==> run B <==
==> flow/design.v (excerpt) <==
module hbridgecontroller(
input PCLK, 				 
input PRESERN, 				 
input PSEL, 				 
input PENABLE, 				 
output wire PREADY, 		 
output wire PSLVERR,		 
input PWRITE,				 
input [31:0] PADDR,			 
input wire [31:0] PWDATA,	 
output reg [31:0] PRDATA,	 
output reg motor1_pwm,
output reg motor2_pwm,
output reg [1:0] motor1_ctrl,
output reg [1:0] motor2_ctrl
); 
assign PSLVERR = 0;
assign PREADY = 1;
wire write_enable = (PENABLE && PWRITE && PSEL);
wire read_enable = (!PWRITE && PSEL); 
wire M1CTRL_WRITE = write_enable && (PADDR[15:0] == 16'h0000);
wire M1CTRL_READ = read_enable && (PADDR[15:0] == 16'h0000);
wire M2CTRL_WRITE = write_enable && (PADDR[15:0] == 16'h0004);
wire M2CTRL_READ = read_enable && (PADDR[15:0] == 16'h0004);
wire M1SPEED_WRITE = write_enable && (PADDR[15:0] == 16'h0008);
wire M1SPEED_READ = read_enable && (PADDR[15:0] == 16'h0008);
wire M2SPEED_WRITE = write_enable && (PADDR[15:0] == 16'h000c);
wire M2SPEED_READ = read_enable && (PADDR[15:0] == 16'h000c);
reg [31:0] counter;
parameter PWM_PERIOD = 200000;   
reg [31:0] M1_duty, M2_duty;
reg [31:0] M1_duty_v, M2_duty_v;
always @(posedge PCLK)
begin
    if (!PRESERN) counter = 0;
    else if (counter >= PWM_PERIOD) counter = 0;
    else counter = counter + 1;
  ...
clock: 16.8 ns
lec_check: 0
abc_area: 1
cap_margin: 20
core_margin: 2
core_utilization: 68
cts_cluster_diameter: 400
cts_cluster_size: 99
slew_margin: 20
run.sh (not shown) runs the stock make flow with config.mk's settings and CLKGATE_MAP_FILE=.
==> inputs of run Z, as changes to run B <==
Settings changed: CTS_CLUSTER_DIAMETER 400 to default, CTS_CLUSTER_SIZE 99 to default.
==> flow/constraint.sdc (replaced) <==
create_clock -name core_clock -period 21.2 [get_ports {PCLK}]
set_input_delay 4.2400 -clock core_clock [delete_from_list [all_inputs] [get_ports {PCLK}]]
set_output_delay 4.2400 -clock core_clock [all_outputs]
set_load 0.01 [all_outputs]
==> inputs of run F, as changes to run B <==
Settings changed: ABC_AREA 1 to default, CORE_UTILIZATION 68 to 30, CTS_CLUSTER_SIZE 99 to 94.
==> flow/constraint.sdc (replaced) <==
create_clock -name core_clock -period 30.0 [get_ports {PCLK}]
set_input_delay 6.0000 -clock core_clock [delete_from_list [all_inputs] [get_ports {PCLK}]]
set_output_delay 6.0000 -clock core_clock [all_outputs]
set_load 0.01 [all_outputs]
==> inputs of run K, as changes to run B <==
Settings changed: CORE_UTILIZATION 68 to 72, CTS_CLUSTER_DIAMETER 400 to 374, PLACE_DENSITY from default to 0.37, TNS_END_PERCENT from default to 5.
==> flow/constraint.sdc (replaced) <==
create_clock -name core_clock -period 5.42 [get_ports {PCLK}]
set_input_delay 1.0840 -clock core_clock [delete_from_list [all_inputs] [get_ports {PCLK}]]
set_output_delay 1.0840 -clock core_clock [all_outputs]
set_load 0.01 [all_outputs]
==> results <==
                                                                                       run Z                       run B                      run K                       run F
Status                                                              timing/DRC/antenna clean    timing/DRC/antenna clean  aborted with a tool error    timing/DRC/antenna clean
Failing step                                                                               -                           -       clock tree synthesis                           -
Count of tool warnings                                                                    55                          55                          -                          53
Area of placed instances                                                       0.01852 sq mm               0.01885 sq mm              0.02257 sq mm               0.01908 sq mm
Global-route met3 utilization                                                         3.434%                      4.192%                          -                      1.712%
Crit Path Category                                                        input port to flop          input port to flop                          -          input port to flop
Yosys cell count                                                                        2471                        2471                       2471                        2271
Hpwl dp                                                                             32.85 mm                    32.96 mm                   56.04 mm                    41.20 mm
Total combinational power                                                         0.000390 W                  0.000500 W                          -                  0.000261 W
Cell at the root of the clock tree                                sky130_fd_sc_hd__clkbuf_16  sky130_fd_sc_hd__clkbuf_16                          -  sky130_fd_sc_hd__clkbuf_16
Number of pins with negative max-slew slack in the final report                            0                           0                          -                           0
DR top layer                                                                            met4                        met4                          -                        met4
All-Layer GR Usage                                                                    30.39%                      30.18%                          -                      17.36%
Worst Hold End                                                                    PRDATA[15]                  PRDATA[16]                          -                   PRDATA[9]
Post-synthesis instance total                                                           2471                        2471                       2471                        2271
Total of endpoints with negative setup slack in the final report                           0                           0                          -                           0
Top fanout value on the critical path                                                     46                          17                          -                          13
Startpoint of the worst setup timing path                                          PADDR[15]                    PADDR[1]                          -                   PADDR[14]
Final-report hold violation count                                                          0                           0                          -                           0
Number of buffers added to fix hold violations after cts                                   0                           0                          -                           0
Placed cells                                                                            2887                        2928                       3389                        3096
Endpoint class of the critical path                                                     flop                        flop                          -                        flop
Worst hold path cell count                                                                 2                           2                          -                           2
Total chip power                                                                 0.0009321 W                  0.001219 W                          -                 0.0006599 W
Per-cell routed wire length                                                         13.72 um                    13.88 um                          -                    16.65 um
Die height                                                                          164.3 um                    164.3 um                   159.8 um                    244.6 um
Crit path launch type                                                             input port                  input port                          -                  input port

==> inputs of run a <==
Starting RTL as in the previous note.
clock: 12.0 ns
lec_check: 0
abc_area: 1
cap_margin: 20
core_margin: 2
core_utilization: 70
cts_cluster_diameter: 353
cts_cluster_size: 15
place_density_lb_addon: 0.04
slew_margin: 20
==> run b (differences from run a) <==
ABC_AREA = not set   (was 1)
CORE_UTILIZATION = 68   (was 70)
CTS_CLUSTER_DIAMETER = 398   (was 353)
CTS_CLUSTER_SIZE = 93   (was 15)
PLACE_DENSITY_LB_ADDON = not set   (was 0.04)
==> flow/constraint.sdc (replaced) <==
create_clock -name core_clock -period 30.0 [get_ports {PCLK}]
set_input_delay 6.0000 -clock core_clock [delete_from_list [all_inputs] [get_ports {PCLK}]]
set_output_delay 6.0000 -clock core_clock [all_outputs]
set_load 0.01 [all_outputs]
==> run c (differences from run a) <==
GPL_ROUTABILITY_DRIVEN = 0   (was not set)
HOLD_SLACK_MARGIN = 0.29   (was not set)
SETUP_SLACK_MARGIN = 3.05   (was not set)
==> notes <==
- Synthesized cell count is the same in run c and run a.
- Die area: run c is lower than run b (about 2.2%).
- Run c aborted during clock tree synthesis. Run a failed in global routing. Run b completed without violations.
- Synthesized area: run a is larger than run b (0.59%).
==> figures <==
| quantity | run c | run a | run b |
|---|---|---|---|
| Post-Synth Adder-Cell Area | 16.9% | 16.9% | 17.4% |
| Result of the run | aborted with a tool error | aborted with a tool error | timing/DRC/antenna clean |
| Stage where the flow stopped | clock tree synthesis | global routing | - |
| Mux cell area share | 0.193% | 0.193% | 3.15% |
| Post_cts resized | - | 231 | 0 |
| Clock Path Buffers | - | 2 | 2 |
| Sequential element share of the synthesized area | 15.4% | 15.4% | 15.5% |
| Cell count in the Yosys report | 2471 | 2471 | 2271 |
| Initial Utilization | 71.6% | 71.6% | 69.1% |
| Die boundary height | 162 um | 162 um | 164 um |
| Area of the mapped netlist | 17500 um^2 | 17500 um^2 | 17400 um^2 |
| Cells after DPL | 3247 | 3258 | 2661 |
| Dpl ws | -2.78 ns | -2.86 ns | 5.97 ns |
| Count of different cell masters after synthesis | 82 | 82 | 132 |
No activity file was given, so power comes from the tool's default toggle rates.
